== v6 ==
Design MIPS, start of the top module:
module MIPS(input clk, rst,
	output [31:0] imem_addr, input [31:0] imem_data,
	output [31:0] dmem_addr, output [31:0] dmem_wdata, output dmem_we, input [31:0] dmem_rdata);
Size: about 4900 cells after synthesis, ~160 I/O pins, ~62000 µm² of cells after synthesis.
Settings: LEC_CHECK=0, CAP_MARGIN=20, CORE_MARGIN=2, CORE_UTILIZATION=60, CTS_CLUSTER_SIZE=52, GPL_TIMING_DRIVEN=1, MIN_ROUTING_LAYER=met1, PLACE_DENSITY_LB_ADDON=0.01, SETUP_SLACK_MARGIN=0.32, SLEW_MARGIN=20, TNS_END_PERCENT=90; clock period 5.88 ns.
run.sh (not shown) runs the stock make flow with config.mk's settings and CLKGATE_MAP_FILE=.
Status v6: flow complete, layout not clean - setup timing
--- input diff v6..v7 ---
Settings: a change of CORE_UTILIZATION from 60 to 72; a deleted SETUP_SLACK_MARGIN that had been 0.32; an added PLACE_DENSITY of 0.39; a deleted GPL_TIMING_DRIVEN that had been 1; an added ABC_AREA of 0; a change of CTS_CLUSTER_SIZE from 52 to 98; a deleted PLACE_DENSITY_LB_ADDON that had been 0.01; a deleted TNS_END_PERCENT that had been 90; a deleted MIN_ROUTING_LAYER that had been met1; an added CTS_CLUSTER_DIAMETER of 244; a change of the clock period (ns, I/O delays scaled along) from 5.88 to 6.25.
Results
- v7 | ERROR | global routing (5_1_grt)
- Measured against v7, the number of setup buffers added after CTS of v6 comes out at 0.858 times the reference value.
- v7 -> v6: cell total in the yosys stat output flat
- In the reports for v6 and v7, the larger routability congestion estimate belongs to v7.

========
== job 4739 ==
Starting RTL as in the previous note.
## MIPS
module MIPS(input clk, rst,
	output [31:0] imem_addr, input [31:0] imem_data,
	output [31:0] dmem_addr, output [31:0] dmem_wdata, output dmem_we, input [31:0] dmem_rdata);
==> flow/config.mk <==
export PLATFORM = sky130hd
export DESIGN_NAME = MIPS
export DESIGN_NICKNAME = MIPS
export VERILOG_FILES = /design/flow/design.v
export SDC_FILE = /design/flow/constraint.sdc
export NUM_CORES = 4
export LEC_CHECK = 0
export CAP_MARGIN = 20
export CORE_MARGIN = 2
export CORE_UTILIZATION = 67
export CTS_CLUSTER_SIZE = 53
export GPL_TIMING_DRIVEN = 1
export MIN_ROUTING_LAYER = met1
export PLACE_DENSITY_LB_ADDON = 0.01
export SETUP_SLACK_MARGIN = 1.38
export SLEW_MARGIN = 20
export TNS_END_PERCENT = 90
==> flow/constraint.sdc <==
create_clock -name core_clock -period 5.78 [get_ports {clk}]
set_input_delay 1.1560 -clock core_clock [delete_from_list [all_inputs] [get_ports {clk}]]
set_output_delay 1.1560 -clock core_clock [all_outputs]
set_load 0.01 [all_outputs]
Job 4739: it failed during global routing, and the tool reported GRT-0232.
diff inputs: job 4739 => job 2389
Settings: GPL_TIMING_DRIVEN: 1 -> unset; CTS_CLUSTER_SIZE: 53 -> 54; TNS_END_PERCENT: 90 -> unset; PLACE_DENSITY_LB_ADDON: 0.01 -> unset; SETUP_SLACK_MARGIN: 1.38 -> 1.65; CORE_UTILIZATION: 67 -> 60; MIN_ROUTING_LAYER: met1 -> unset; the clock period (ns, I/O delays scaled along): 5.78 -> 5.75.
## What came out
The flow for job 2389 finished, though final verification flagged negative setup slack.
Comparing number of instances resized during post-cts repair for job 4739 and job 2389, the smaller number came from job 4739.
Cmp job 4739 and job 2389 / total placed cells including tap cells / higher: job 2389
Job 2389 vs job 4739 — total clock buffers created by CTS rose about 3%.
Delta(site row count, job 2389 - job 4739) > 0
Here is what was changed in the inputs of job 5344 compared with job 2389.
Settings: swapping 54 for 42 in CTS_CLUSTER_SIZE; putting MAX_ROUTING_LAYER at met4 where nothing was set; swapping 60 for 66 in CORE_UTILIZATION; clearing SETUP_SLACK_MARGIN, which used to be 1.65.
## What came out
- Of job 2389 and job 5344, job 5344 shows the lower number of resized instances in the post-cts repair step, with job 2389 above it.
- Job 5344 ends up with a worst slack at placement that is 0.13 ns lower than in job 2389.
- Measured against job 5344, the core box area of job 2389 comes out at 1.09 times the reference value.
- Number of buffers created by CTS (job 5344 vs. job 2389) decreases by a few percent
- Tool error GRT-0232 stopped job 5344 during global routing; no final results.
- Synthesized cell count: job 2389 vs job 5344 identical
- Final HPWL from detailed placement in job 5344 is 3.7% above job 2389.
- Between job 2389 and job 5344, the flow reports number of setup buffers added after CTS decreasing by more than 10%.
- Taking job 2389 as the reference point, the horizontal die dimension of job 5344 falls by 15 um.
- Relative to job 2389, the placement row count measured on job 5344 has decreased by a few percent.
- Compared with job 2389, job 5344 shows a higher final RePlAce weighted congestion.
The inputs of job 4072 differ from those of job 5344 as listed below.
Settings: changing SLEW_MARGIN from 20 to 15; setting GPL_TIMING_DRIVEN to 1 for the first time; changing CORE_MARGIN from 2 to 5; removing CTS_CLUSTER_SIZE (formerly 42); setting CTS_CLUSTER_DIAMETER to 54 for the first time; changing CORE_UTILIZATION from 66 to 40; changing the clock period (ns, I/O delays scaled along) from 5.75 to 10.5.
### Flow results
Row post-placement cell count: job 4072 higher / job 5344 lower
Summary of job 4072 over job 5344: die area climbed about 70%, total cells reported by yosys after synthesis barely changed, horizontal die dimension climbed about 30%, post-placement worst setup slack climbed 2.02 ns.
No stage failed in job 4072, and the final checks on the layout all came back clean.
Modified inputs, job 9601 compared to job 4072
Settings: a deleted CTS_CLUSTER_DIAMETER that had been 54; a change of SLEW_MARGIN from 15 to 20; a deleted MAX_ROUTING_LAYER that had been met4; a change of CORE_MARGIN from 5 to 2; a change of CORE_UTILIZATION from 40 to 43; a deleted GPL_TIMING_DRIVEN that had been 1; a change of the clock period (ns, I/O delays scaled along) from 10.5 to 5.75.
Results
Final checks on job 9601, whose flow otherwise completed, came back failing, citing negative setup slack.
Job 9601 vs. job 4072: logic gate fraction of the total cell area went down by 2.8 points, count of multi-input combinational gates was more or less identical, number of setup buffers added after CTS now sits higher, power share of the clock group now smaller.
The lower least setup slack across all paths after layout of job 4072 and job 9601 is in job 9601.
Number of cells on the critical path: job 4072 and job 9601 compared, higher one is job 9601
Measured against each other, job 4072 and job 9601 differ in critical path data arrival time, the higher figure coming from job 4072.
### job 9601 -> job 5899
Settings: a change of CORE_UTILIZATION from 43 to 40; an added CTS_CLUSTER_SIZE of 15; an added SETUP_SLACK_MARGIN of 3.08; an added CORE_ASPECT_RATIO of 0.62; an added MAX_ROUTING_LAYER of met4; an added HOLD_SLACK_MARGIN of 0.14; a change of the clock period (ns, I/O delays scaled along) from 5.75 to 10.5.
==> results <==
- Job 5899: no failed stages, no open violations at the end
- Total die area (job 5899 / job 9601): 1.07
- Of job 9601 and job 5899, job 9601 shows the higher total placed cells including tap cells, with job 5899 below it.
- Sort job 9601 and job 5899 by worst hold margin, descending, and job 5899 comes first.
- On critical path buffer and inverter count, the lower figure sits with job 9601, not job 5899.
- Job 5899 vs. job 9601: post-layout worst setup margin went up; final cell count went down; sequential share of layout area went up.

========
== job 101 ==
Starting RTL as in the previous note.
export LEC_CHECK = 0
export CAP_MARGIN = 20
export CORE_MARGIN = 2
export CORE_UTILIZATION = 66
export CTS_CLUSTER_SIZE = 40
export GPL_TIMING_DRIVEN = 1
export MIN_ROUTING_LAYER = met1
export PLACE_DENSITY_LB_ADDON = 0.01
export SETUP_SLACK_MARGIN = 0.32
export SLEW_MARGIN = 20
export TNS_END_PERCENT = 90
create_clock -name core_clock -period 5.88 [get_ports {clk}]
Job 101 failed in 5_1_grt with ODB-0269.
For job 102, these inputs were changed with respect to job 101:
# job 101
export LEC_CHECK = 0
export CAP_MARGIN = 20
export CORE_MARGIN = 2
export CORE_UTILIZATION = 66
export CTS_CLUSTER_SIZE = 40
export GPL_TIMING_DRIVEN = 1
export MIN_ROUTING_LAYER = met1
export PLACE_DENSITY_LB_ADDON = 0.01
export SETUP_SLACK_MARGIN = 0.32
export SLEW_MARGIN = 20
export TNS_END_PERCENT = 90
create_clock -name core_clock -period 5.88 [get_ports {clk}]
# job 102
export LEC_CHECK = 0
export CAP_MARGIN = 20
export CORE_MARGIN = 2
export CORE_UTILIZATION = 59
export SLEW_MARGIN = 20
create_clock -name core_clock -period 5.75 [get_ports {clk}]
==> comparison <==
- Job 101 -> job 102: number of standard cells reported by yosys delta 0, exact match
- Going from job 101 to job 102, post-CTS setup buffer count grows by 20.
- Job 102 vs. job 101: fraction of the core area occupied by cells at floorplan has decreased; cell total after placement has increased; area after detailed placement has remained practically unchanged; die area has increased; share of cell area taken by muxes after synthesis has remained practically unchanged.
- From job 102 to job 101, post-synthesis xor/xnor area fraction did not move at all.
- In job 102, the last weighted congestion value of the routability-driven placer came out 2.2% below the value in job 101.
- Total of hold buffers inserted after clock tree synthesis: job 102 vs job 101 identical
- Chip width delta for job 102 relative to job 101: 5.7% higher
- Complete run, failing final checks: job 102, reason negative setup slack.
- Job 101 did not make it past 5_1_grt, where a tool error ended it.
diff inputs: job 102 => job 103
# job 102
export LEC_CHECK = 0
export CAP_MARGIN = 20
export CORE_MARGIN = 2
export CORE_UTILIZATION = 59
export SLEW_MARGIN = 20
create_clock -name core_clock -period 5.75 [get_ports {clk}]
# job 103
export LEC_CHECK = 0
export CAP_MARGIN = 20
export CORE_MARGIN = 2
export CORE_UTILIZATION = 55
export SLEW_MARGIN = 20
create_clock -name core_clock -period 10.4 [get_ports {clk}]
[summary]
- Job 103 went all the way through synthesis, placement and routing and the layout is clean on timing, DRC and antenna.
- Multi-input logic portion of the cell area sits higher in job 103 than in job 102.
- Job 103: design area is 14% lower than what job 102 reported.
- As of job 103, die extent in x had risen by a few percent compared to job 102.
- Route | job 103 vs job 102 | wire shorter in job 103
- Looking at total die size across job 103 and job 102, the one that comes out lower is job 102.
- Of job 103 and job 102, job 102 shows the higher starting density of the core, with job 103 below it.
The inputs of job 104 differ from those of job 103 as listed below.
# job 103
export LEC_CHECK = 0
export CAP_MARGIN = 20
export CORE_MARGIN = 2
export CORE_UTILIZATION = 55
export SLEW_MARGIN = 20
create_clock -name core_clock -period 10.4 [get_ports {clk}]
# job 104
export LEC_CHECK = 0
export CAP_MARGIN = 20
export CORE_MARGIN = 2
export CORE_UTILIZATION = 40
export SLEW_MARGIN = 20
create_clock -name core_clock -period 10.4 [get_ports {clk}]
Notes after the runs:
On sum of internal, switching and leakage power, the lower figure sits with job 103, not job 104. Run comparison: job 104 critical path's slowest cell sky130_fd_sc_hd__mux4_2; job 103 critical path's slowest cell sky130_fd_sc_hd__a221oi_1. As far as portion of total power attributed to combinational logic is concerned, job 103 and job 104 perform about the same. Job 104 falls short of job 103 in clock power. NOTE: critical path depth in job 104 exceeds that of job 103.

========
MIPS again, from the RTL that the note above started with.
clock: 4.25 ns
lec_check: 0
abc_area: 0
cap_margin: 20
core_aspect_ratio: 0.5
core_margin: 2
core_utilization: 72
cts_cluster_diameter: 391
cts_cluster_size: 100
place_density: 0.4
setup_slack_margin: 0.97
slew_margin: 20
The starting point ended with an error in clock tree synthesis.
Edit:
- ABC_AREA: 0 -> default
- CORE_ASPECT_RATIO: 0.5 -> default
- CORE_UTILIZATION: 72 -> 66
- CTS_CLUSTER_DIAMETER: 391 -> default
- CTS_CLUSTER_SIZE: 100 -> 42
- PLACE_DENSITY: 0.4 -> 0.66
- SETUP_SLACK_MARGIN: 0.97 -> default
- clock period: 4.25 -> 5.75 ns (I/O delays scaled with it)
Effect:
- Now the flow did not get past global routing, error GRT-0232
- synthesized area stays the same
- synthesized cell count is unchanged
- die area went up by about 9%
Edit:
- CORE_UTILIZATION: 66 -> 40
- CTS_CLUSTER_SIZE: 42 -> default
- PLACE_DENSITY: 0.66 -> default
- clock period: 5.75 -> 10.5 ns (I/O delays scaled with it)
What happened: Now the flow produced a clean layout. Area after synthesis is unchanged. Synthesized cell count is unchanged. Die size climbs by about 64%.
Edit:
- ABC_AREA: default -> 1
- CORE_UTILIZATION: 40 -> 72
- CTS_CLUSTER_DIAMETER: default -> 391
- CTS_CLUSTER_SIZE: default -> 100
- PLACE_DENSITY: default -> 0.4
- clock period: 10.5 -> 4.25 ns (I/O delays scaled with it)
Now the flow ended with an error in global routing.
Area after synthesis went up by 7.4%.
Die area went down by 40%.
Synthesized cell count went up by 69%.

========
The RTL this note starts from:
==> flow/design.v <==
`timescale 1ns/1ns
module MIPS(input clk, rst,
	output [31:0] imem_addr, input [31:0] imem_data,
	output [31:0] dmem_addr, output [31:0] dmem_wdata, output dmem_we, input [31:0] dmem_rdata);
	wire Is_SV, MemtoReg, Reg_Write, Mem_Read, Mem_Write ,  Branch, ALUsrc, ld;
	wire [1:0] regDst, writeDst, Jump;
	wire [2:0] ALUOp;
	wire [3:0] ALUOperation;
	wire [5:0] func, opcode;
	Data_path DP(clk , rst  , MemtoReg , Reg_Write , Mem_Read, Mem_Write , Branch , ALUsrc ,  ld , regDst ,   writeDst , Jump , ALUOperation, func, opcode,
		imem_addr, imem_data, dmem_addr, dmem_wdata, dmem_we, dmem_rdata);
	controller CU(opcode , MemtoReg , Reg_Write , Mem_Read ,Mem_Write ,  Branch , ALUsrc , ld , regDst ,  writeDst , Jump , ALUOp);
	ALU_control ALU_CU(func , ALUOp , ALUOperation);
endmodule
`timescale 1ns/1ns
module Data_path (input clk , reset , MemtoReg , Reg_Write , Mem_Read, Mem_Write  , Branch , ALUsrc ,  ld ,input [1:0] regDst ,   writeDst , Jump , input[3:0] ALUOperation, output [5:0]func, opcode,
  output [31:0] imem_addr, input [31:0] imem_data, output [31:0] dmem_addr, output [31:0] dmem_wdata, output dmem_we, input [31:0] dmem_rdata);
  wire [31:0] adrToPC, PC_out, PC_inc_out, Extend_data, instruction, WritetoReg_data,
  high_out, low_out, write_data, Read_data1, Read_data2, Operand_data2, branch_data
  , Mem_read_value , shifted_ext , adr_inc_out , concated;
  wire [63:0] ALU_result;
  wire Zero;
  wire [4:0] write_reg;
  wire [27:0] shifted_inst;
  PC CUT_PC(clk , reset, adrToPC , PC_out);
  PC_inc CUT_PCinc(PC_out, PC_inc_out);
  Sign_extend CUT_SE(instruction[15:0] , Extend_data);
  assign imem_addr = PC_out;
  assign instruction = imem_data;
  Mux4to1_32bit CUT_mux4_32( WritetoReg_data , PC_inc_out, high_out , low_out , writeDst , write_data);
  Mux3to1_5bit CUT_mux3_5( instruction[20:16] , instruction[15:11], 5'b11111, regDst , write_reg);
  Register_file CUT_RF(clk , reset ,  instruction[25:21] , instruction[20:16] , write_reg , write_data , Reg_Write , Read_data1 ,Read_data2);
  Mux2to1_32bit CUT_mux2_32( Read_data2 ,Extend_data , ALUsrc , Operand_data2);
  Shl2_32 CUT_shl2(Extend_data , shifted_ext);
  address_inc CUT_inc_adr( PC_inc_out, shifted_ext , adr_inc_out);
  assign can_branch = Zero & Branch;
  Mux2to1_32bit CUT3_mux2_32( PC_inc_out , adr_inc_out ,can_branch , branch_data);
  Shl2_26 CUT2_shl2( instruction[25:0] , shifted_inst);
  assign concated = {PC_inc_out[31:28], shifted_inst};
  Mux3to1_32bit CUT2_mux3_32( branch_data , concated, Read_data1 , Jump, adrToPC);
  ALU_32bit CUT_ALU(Read_data1, Operand_data2 , ALUOperation , ALU_result, Zero);
  REG32 High(reset, clk, ld, ALU_result[63:32], high_out);
  REG32 Low(reset, clk, ld, ALU_result[31:0], low_out);
  assign dmem_addr = ALU_result[31:0];
  assign dmem_wdata = Read_data2;
  assign dmem_we = Mem_Write;
  assign Mem_read_value = dmem_rdata;
  Mux2to1_32bit CUT2_mux2_32( ALU_result[31:0] , Mem_read_value ,MemtoReg , WritetoReg_data);
  assign func = instruction[5:0];
  assign opcode = instruction[31:26];
 endmodule
module controller (input [5:0] opcode , output reg MemtoReg , Reg_Write , Mem_Read , Mem_Write ,  Branch , ALUsrc , ld ,output reg [1:0] regDst ,  writeDst , Jump , output reg  [2:0] ALUOp);
	parameter [5:0] R_TYPE = 6'b000000;
	parameter [5:0] ADD_IMEDIATE = 6'b000001;  
	parameter [5:0] SLT_IMEDIATE = 6'b000010;  
	parameter [5:0] LOAD_WORD = 6'b000011;  
	parameter [5:0] SAVE_WORD = 6'b000100;  
	parameter [5:0] BRANCH_EQUAL = 6'b000101;  
	parameter [5:0] JUMP = 6'b000110;  
	parameter [5:0] JUMP_REG = 6'b000111;  
	parameter [5:0] JUMP_AND_LINK = 6'b001000;  
	always @ (*)
	begin 
		{MemtoReg , Reg_Write , Mem_Read , Branch , ALUsrc , ld, regDst , writeDst , Mem_Write ,  Jump , ALUOp} = 16'b0;
		Mem_Write = 1'b0;
		case (opcode)
		R_TYPE: begin  
			{regDst, Reg_Write, ALUsrc, MemtoReg, writeDst, Jump} = 9'b011000000;
			ALUOp = 3'b101;
		end
		ADD_IMEDIATE: begin  
			{regDst, Reg_Write, ALUsrc, MemtoReg, writeDst, Jump} = 9'b001100000;
			ALUOp = 3'b000;
		end
		SLT_IMEDIATE: begin  
			{regDst, Reg_Write, ALUsrc, MemtoReg, writeDst, Jump} = 9'b001100000;
			ALUOp = 3'b011;
		end	
		LOAD_WORD: begin  
			{regDst, MemtoReg, Reg_Write, Mem_Read, ALUsrc, writeDst, Jump} = 10'b0011110000;
			ALUOp = 3'b000;
			end	
		SAVE_WORD:begin  
			{ALUsrc, Mem_Write ,Jump} = 4'b1100;
			ALUOp = 3'b000;
			end
		BRANCH_EQUAL:begin  
			{Branch, Jump} = 3'b100;
			ALUOp = 3'b001;
		end
		JUMP:begin  
			{Jump} = 2'b01;
			end	
		JUMP_AND_LINK:begin  
			{Reg_Write, regDst, writeDst, Jump} = 7'b1100101;
			end
		JUMP_REG:begin  
			{Jump} = 2'b10;
			end		
		endcase
	end
endmodule 
module ALU_control(input [5:0] func , input [2:0] ALUop , output reg [3:0] ALUoperation);  
always @ (*)
	begin 
	  ALUoperation = 4'b0000;
	  case(ALUop)
	    0: ALUoperation = 4'b0000;  
	    1: ALUoperation = 4'b0111;  
	    2: ALUoperation = 4'b1000;  
	    3: ALUoperation = 4'b0110;  
	    4: ALUoperation = 4'b0010;  
	    5: case(func)
	         0: ALUoperation = 4'b0000;  
	         1: ALUoperation = 4'b0001;  
	         2: ALUoperation = 4'b0011;  
	         3: ALUoperation = 4'b0100;  
	         4: ALUoperation = 4'b0101;  
	         5: ALUoperation = 4'b0110;  
	         default: ALUoperation = 4'b0000;
	         endcase
	    default: ALUoperation = 4'b0000;
	     endcase
  end
endmodule
module ALU_32bit( input [31:0] In1 ,In2 , input [3:0] ALU_Sel ,output [63:0] Out, output Zero);
  reg [63:0] ALU_Result;
  reg temp_zero;
  always @(*)
  begin
      ALU_Result = 64'b0;
      temp_zero = 1'b0;
      case(ALU_Sel)
      4'b0000:  
       ALU_Result = In1 + In2; 
      4'b0001:  
       ALU_Result = In1 - In2;
      4'b0011:  
       ALU_Result = In1 & In2;
      4'b0100:  
       ALU_Result = In1 | In2;
      4'b0101:  
       ALU_Result = In1 ^ In2;
      4'b0110:  
       ALU_Result = ( In1 < In2 ) ? 32'd1 : 32'd0;
      4'b0111:  
       temp_zero = ( In1 == In2 ) ? 1'd1 : 1'd0  ;
      4'b1000:  
       temp_zero =  ( In1 == In2 ) ? 1'd0 : 1'd1;
        default: ALU_Result = 64'b0 ; 
      endcase
  end
  assign Out = ALU_Result;
  assign Zero = temp_zero;
endmodule
`timescale 1ns/1ns
module Register_file ( input clk, reset , input [4:0] Read_reg1 , Read_reg2 , write_reg ,  input [31:0] write_data , input reg_write ,output [31:0] Read_data1 ,Read_data2 );
	reg [31:0] Reg_data [0:31];
 	wire [31:0] test;
	assign test = Reg_data[9];
	integer i;
	assign Read_data1 = Reg_data[Read_reg1];
	assign Read_data2 = Reg_data[Read_reg2];
	always @ (posedge clk)
	begin 
		if ( reset )
			begin
				for ( i=0 ; i < 32 ; i = i+1)
					Reg_data [i] <= 0;
			end
		else 
			begin 
				if ( reg_write )
					if ( write_reg != 5'b0 )
						Reg_data[write_reg] <= write_data;
					else
					  Reg_data[write_reg] <= Reg_data[write_reg];
			end
	end
endmodule
`timescale 1ns/1ns
module REG32(input rst, clk, ld, input [31:0]data, output reg [31:0]out);
  always @(posedge clk) begin
      if(rst) out<=32'b0;
      else if(ld==1) out<=data;
      else out<=out;
  end
endmodule
`timescale 1ns/1ns
module PC(input clk , reset,  input [31:0] PC , 	output reg [31:0] PC_out);
	always @(posedge clk) begin
		if (reset)
			PC_out <=32'b0;
		else 
			PC_out <= PC;
	end
endmodule
module PC_inc ( input [31:0] PC , output [31:0] PC_inc_out);
	assign PC_inc_out = PC + 4;
endmodule
module address_inc( input [31:0] In1 , In2 , output [31:0] adr_inc_out);
	assign adr_inc_out = In1 + In2;
endmodule	
module Mux2to1_32bit( input [31:0] In1 , In2 ,input Sel , output [31:0]Out);
	assign Out = (Sel == 1'b0) ? In1 : 
	             (Sel == 1'b1) ? In2 : 32'bx;
endmodule
module Mux3to1_5bit( input [4:0] In1 , In2, In3 , input [1:0]Sel , output [4:0]Out);
	assign Out = (Sel == 2'b00) ? In1 : 
	             (Sel == 2'b01) ? In2 : 
	             (Sel == 2'b10) ? In3 : 5'bx;
endmodule
module Mux3to1_32bit( input [31:0] In1 , In2, In3 , input [1:0]Sel , output [31:0]Out);
	assign Out = (Sel == 2'b00) ? In1 : 
	             (Sel == 2'b01) ? In2 : 
	             (Sel == 2'b10) ? In3 : 32'bx;
endmodule
module Mux4to1_32bit( input [31:0] In1 , In2, In3 , In4 , input [1:0]Sel , output [31:0]Out);
	assign Out = (Sel == 2'b00) ? In1 : 
	             (Sel == 2'b01) ? In2 : 
	             (Sel == 2'b10) ? In3 : 
	             (Sel == 2'b11) ? In4 : 32'bx;
endmodule
module Sign_extend ( input [15:0] In , output reg [31:0] Out);
	integer i;
	always @ (*)
	begin 
		for ( i=16 ; i<32 ; i = i+1 )
		begin 
			Out [i] = In[15];
			Out [i-16] = In[i-16];
		end
	end
endmodule
module Shl2_32(input [31:0] In , 	output [31:0] Out);
    assign Out = {In[29:0], 2'b00};
endmodule
module Shl2_26(input [25:0] In , 	output [27:0] Out);
    assign Out = {In, 2'b00};
endmodule
==> flow/config.mk <==
export PLATFORM = sky130hd
export DESIGN_NAME = MIPS
export DESIGN_NICKNAME = MIPS
export VERILOG_FILES = /design/flow/design.v
export SDC_FILE = /design/flow/constraint.sdc
export NUM_CORES = 4
export LEC_CHECK = 0
export CAP_MARGIN = 20
export CELL_PAD_IN_SITES_GLOBAL_PLACEMENT = 3
export CORE_MARGIN = 9
export CORE_UTILIZATION = 27
export CTS_CLUSTER_DIAMETER = 349
export MIN_ROUTING_LAYER = met2
export PLACE_DENSITY_LB_ADDON = 0.22
export SETUP_SLACK_MARGIN = -0.41
export SLEW_MARGIN = 25
export TNS_END_PERCENT = 75
==> flow/constraint.sdc <==
create_clock -name core_clock -period 14.3 [get_ports {clk}]
set_input_delay 2.8600 -clock core_clock [delete_from_list [all_inputs] [get_ports {clk}]]
set_output_delay 2.8600 -clock core_clock [all_outputs]
set_load 0.01 [all_outputs]
The starting point ran to the end with no violations.
Rerun with:
Settings changed: CELL_PAD_IN_SITES_GLOBAL_PLACEMENT 3 to unset, CORE_MARGIN 9 to 2, CORE_UTILIZATION 27 to 58, CTS_CLUSTER_DIAMETER 349 to unset, MIN_ROUTING_LAYER met2 to unset, PLACE_DENSITY_LB_ADDON 0.22 to unset, SETUP_SLACK_MARGIN -0.41 to unset, SLEW_MARGIN 25 to 20, TNS_END_PERCENT 75 to unset.
Clock period 14.3 ns to 5.75 ns, I/O delays scaled along.
- The changed run completed and failed the layout checks on negative setup slack
- routed wire length came out lower by 18%
- critical path depth came out higher by 2
- die size came out lower by 56%
- final cell count came out lower by 9.5%
- total power came out higher to 2.7 times its value
- global-route usage came out higher by 10 points
- clock skew came out lower by 48 ps
- design area came out higher by 13%
- register-to-register slack degrades by 6800 ps
- area after synthesis does not change
- first-iteration DRC count came out lower by 32%
Rerun with:
Settings changed: CORE_ASPECT_RATIO set to 0.5, CORE_UTILIZATION 58 to 40, CTS_CLUSTER_SIZE set to 15, HOLD_SLACK_MARGIN set to 0.14, MAX_ROUTING_LAYER set to met5.
Clock period 5.75 ns to 10.5 ns, I/O delays scaled along.
Outcome: The changed run finished with timing, DRC and antenna clean; via count drops by 9.0%; worst setup slack is better by 1200 ps; critical path depth came out higher by 1; cell area is lower by 14%; synthesized cell count does not change.
No activity file was given, so power comes from the tool's default toggle rates.
